==> raven: inputs <==
==> flow/design.v <==
module lcd_ctrl(clk, reset, datain, cmd, cmd_valid, dataout, output_valid, busy);
input           clk;
input           reset;
input   [7:0]   datain;
input   [2:0]   cmd;
input           cmd_valid;
output reg [7:0]   dataout;
output reg         output_valid;
output reg         busy;
reg cur_state,next_state;  
reg [5:0] img_counter;     
reg [2:0] row,col;         
reg [2:0] row_t,col_t;         
reg [5:0] out_pos;          
reg [2:0] cmd_reg;         
reg [7:0] data_buff[35:0];  
localparam REFLASH     = 3'd0;
localparam LOAD_DATA   = 3'd1;
localparam SHIFT_RIGHT = 3'd2;
localparam SHIFT_LEFT  = 3'd3;
localparam SHIFT_UP    = 3'd4;
localparam SHIFT_DOWN  = 3'd5;
localparam WAIT_CMD = 1'b0;
localparam PROCESS  = 1'b1;
always @ ( posedge clk or posedge reset ) begin    
    if (reset)  
        cur_state <= WAIT_CMD;
    else
        cur_state <= next_state;
end 
always @ ( * ) begin     
    case ( cur_state )
        WAIT_CMD : begin
            if ( cmd_valid )
                next_state = PROCESS;
            else
                next_state = WAIT_CMD;
        end
        PROCESS : begin
            if ( ( cmd_reg == REFLASH ) && img_counter[5:3] == 3'd2 && img_counter[2:0] == 3'd2 )
                next_state = WAIT_CMD;
            else
                next_state = PROCESS;
        end
    endcase
end
always @ (*) begin   
    row_t = row + img_counter[5:3];
    col_t = col + img_counter[2:0];
    out_pos = row_t * 6'd6 + col_t;
end
always @ ( posedge clk or posedge reset ) begin   
    if (reset) begin
        row <= 3'd2;
        col <= 3'd2;
        dataout <= 8'd0;
        output_valid <= 1'd0;
        busy <= 1'd0;
        cmd_reg <= REFLASH;
        img_counter <= 6'd0;
    end
    else begin
        if ( cur_state == WAIT_CMD ) begin
            if ( cmd_valid ) begin
                cmd_reg <= cmd;
                busy <= 1'd1;
            end
            img_counter <= 6'd0;
            output_valid <= 1'd0;
        end
        else begin
            case ( cmd_reg )
                REFLASH : begin
                    dataout <= data_buff[out_pos];
                    if ( img_counter[2:0] == 3'd2 ) begin
                        img_counter[5:3] <= img_counter[5:3] + 1'd1;
                        img_counter[2:0] <= 3'd0;
                    end
                    else begin
                        img_counter <= img_counter + 6'd1;
                    end
                    if ( img_counter[5:3] == 3'd2 && img_counter[2:0] == 3'd2 ) begin
                        busy <= 1'd0;
                    end
                    output_valid <= 1'd1;
                end
                LOAD_DATA : begin
                    if (img_counter == 6'd35) begin
                        img_counter <= 6'd0;
                        cmd_reg <= REFLASH;
                    end
                    else
                        img_counter <= img_counter + 6'd1;
                    data_buff[img_counter] <= datain;
                    row <= 3'd2;
                    col <= 3'd2;
                end
                SHIFT_RIGHT : begin
                    if ( col != 3'd3 )
                        col <= col + 3'd1;
                    cmd_reg <= REFLASH;
                end
                SHIFT_LEFT : begin
                    if ( col != 3'd0 )
                        col <= col - 3'd1;
                    cmd_reg <= REFLASH;
                end
                SHIFT_UP : begin
                    if ( row != 3'd0 )
                        row <= row - 3'd1;
                    cmd_reg <= REFLASH;
                end
                default : begin  
                    if ( row != 3'd3 )
                        row <= row + 3'd1;
                    cmd_reg <= REFLASH;
                end
            endcase
        end
    end
end
endmodule
==> flow/run.sh <==
#!/bin/bash
# the make line also repeats each setting of config.mk as NAME=value (left out here)
make -C /OpenROAD-flow-scripts/flow DESIGN_CONFIG=/design/flow/config.mk WORK_HOME=/design/flow/orfs CLKGATE_MAP_FILE= finish
==> flow/config.mk <==
export PLATFORM = sky130hd
export DESIGN_NAME = lcd_ctrl
export DESIGN_NICKNAME = lcd_ctrl
export VERILOG_FILES = /design/flow/design.v
export SDC_FILE = /design/flow/constraint.sdc
export NUM_CORES = 4
export LEC_CHECK = 0
export ABC_AREA = 1
export CAP_MARGIN = 5
export CELL_PAD_IN_SITES_DETAIL_PLACEMENT = 1
export CELL_PAD_IN_SITES_GLOBAL_PLACEMENT = 2
export CORE_ASPECT_RATIO = 1.05
export CORE_MARGIN = 9
export CORE_UTILIZATION = 64
export CTS_CLUSTER_DIAMETER = 284
export CTS_CLUSTER_SIZE = 92
export GPL_ROUTABILITY_DRIVEN = 0
export HOLD_SLACK_MARGIN = -0.04
export MAX_ROUTING_LAYER = met5
export MIN_ROUTING_LAYER = met2
export PLACE_DENSITY = 0.63
export SETUP_SLACK_MARGIN = 0.32
export SLEW_MARGIN = 35
export TNS_END_PERCENT = 65
==> flow/constraint.sdc <==
create_clock -name core_clock -period 5.45 [get_ports {clk}]
set_input_delay 1.0900 -clock core_clock [delete_from_list [all_inputs] [get_ports {clk}]]
set_output_delay 1.0900 -clock core_clock [all_outputs]
set_load 0.01 [all_outputs]
==> indigo (differences from raven) <==
CELL_PAD_IN_SITES_DETAIL_PLACEMENT = 0   (was 1)
CELL_PAD_IN_SITES_GLOBAL_PLACEMENT = not set   (was 2)
CORE_ASPECT_RATIO = 0.89   (was 1.05)
CORE_MARGIN = 2   (was 9)
CORE_UTILIZATION = 72   (was 64)
CTS_CLUSTER_DIAMETER = not set   (was 284)
CTS_CLUSTER_SIZE = 50   (was 92)
HOLD_SLACK_MARGIN = not set   (was -0.04)
MAX_ROUTING_LAYER = met4   (was met5)
MIN_ROUTING_LAYER = not set   (was met2)
PLACE_DENSITY = not set   (was 0.63)
PLACE_DENSITY_LB_ADDON = 0.01   (was not set)
SETUP_SLACK_MARGIN = 0.9   (was 0.32)
SLEW_MARGIN = 20   (was 35)
TNS_END_PERCENT = not set   (was 65)
==> flow/constraint.sdc (replaced) <==
create_clock -name core_clock -period 3.08 [get_ports {clk}]
set_input_delay 0.6160 -clock core_clock [delete_from_list [all_inputs] [get_ports {clk}]]
set_output_delay 0.6160 -clock core_clock [all_outputs]
set_load 0.01 [all_outputs]
==> summary of the runs <==
In synthesized cell count, indigo and raven do not differ. Between indigo and raven, the lower die size is in indigo (gap about 25%, measured against raven). Area after synthesis is the same in raven and indigo. raven aborted during 3_1_place_gp_skip_io (GPL-0301). indigo failed in 5_1_grt.
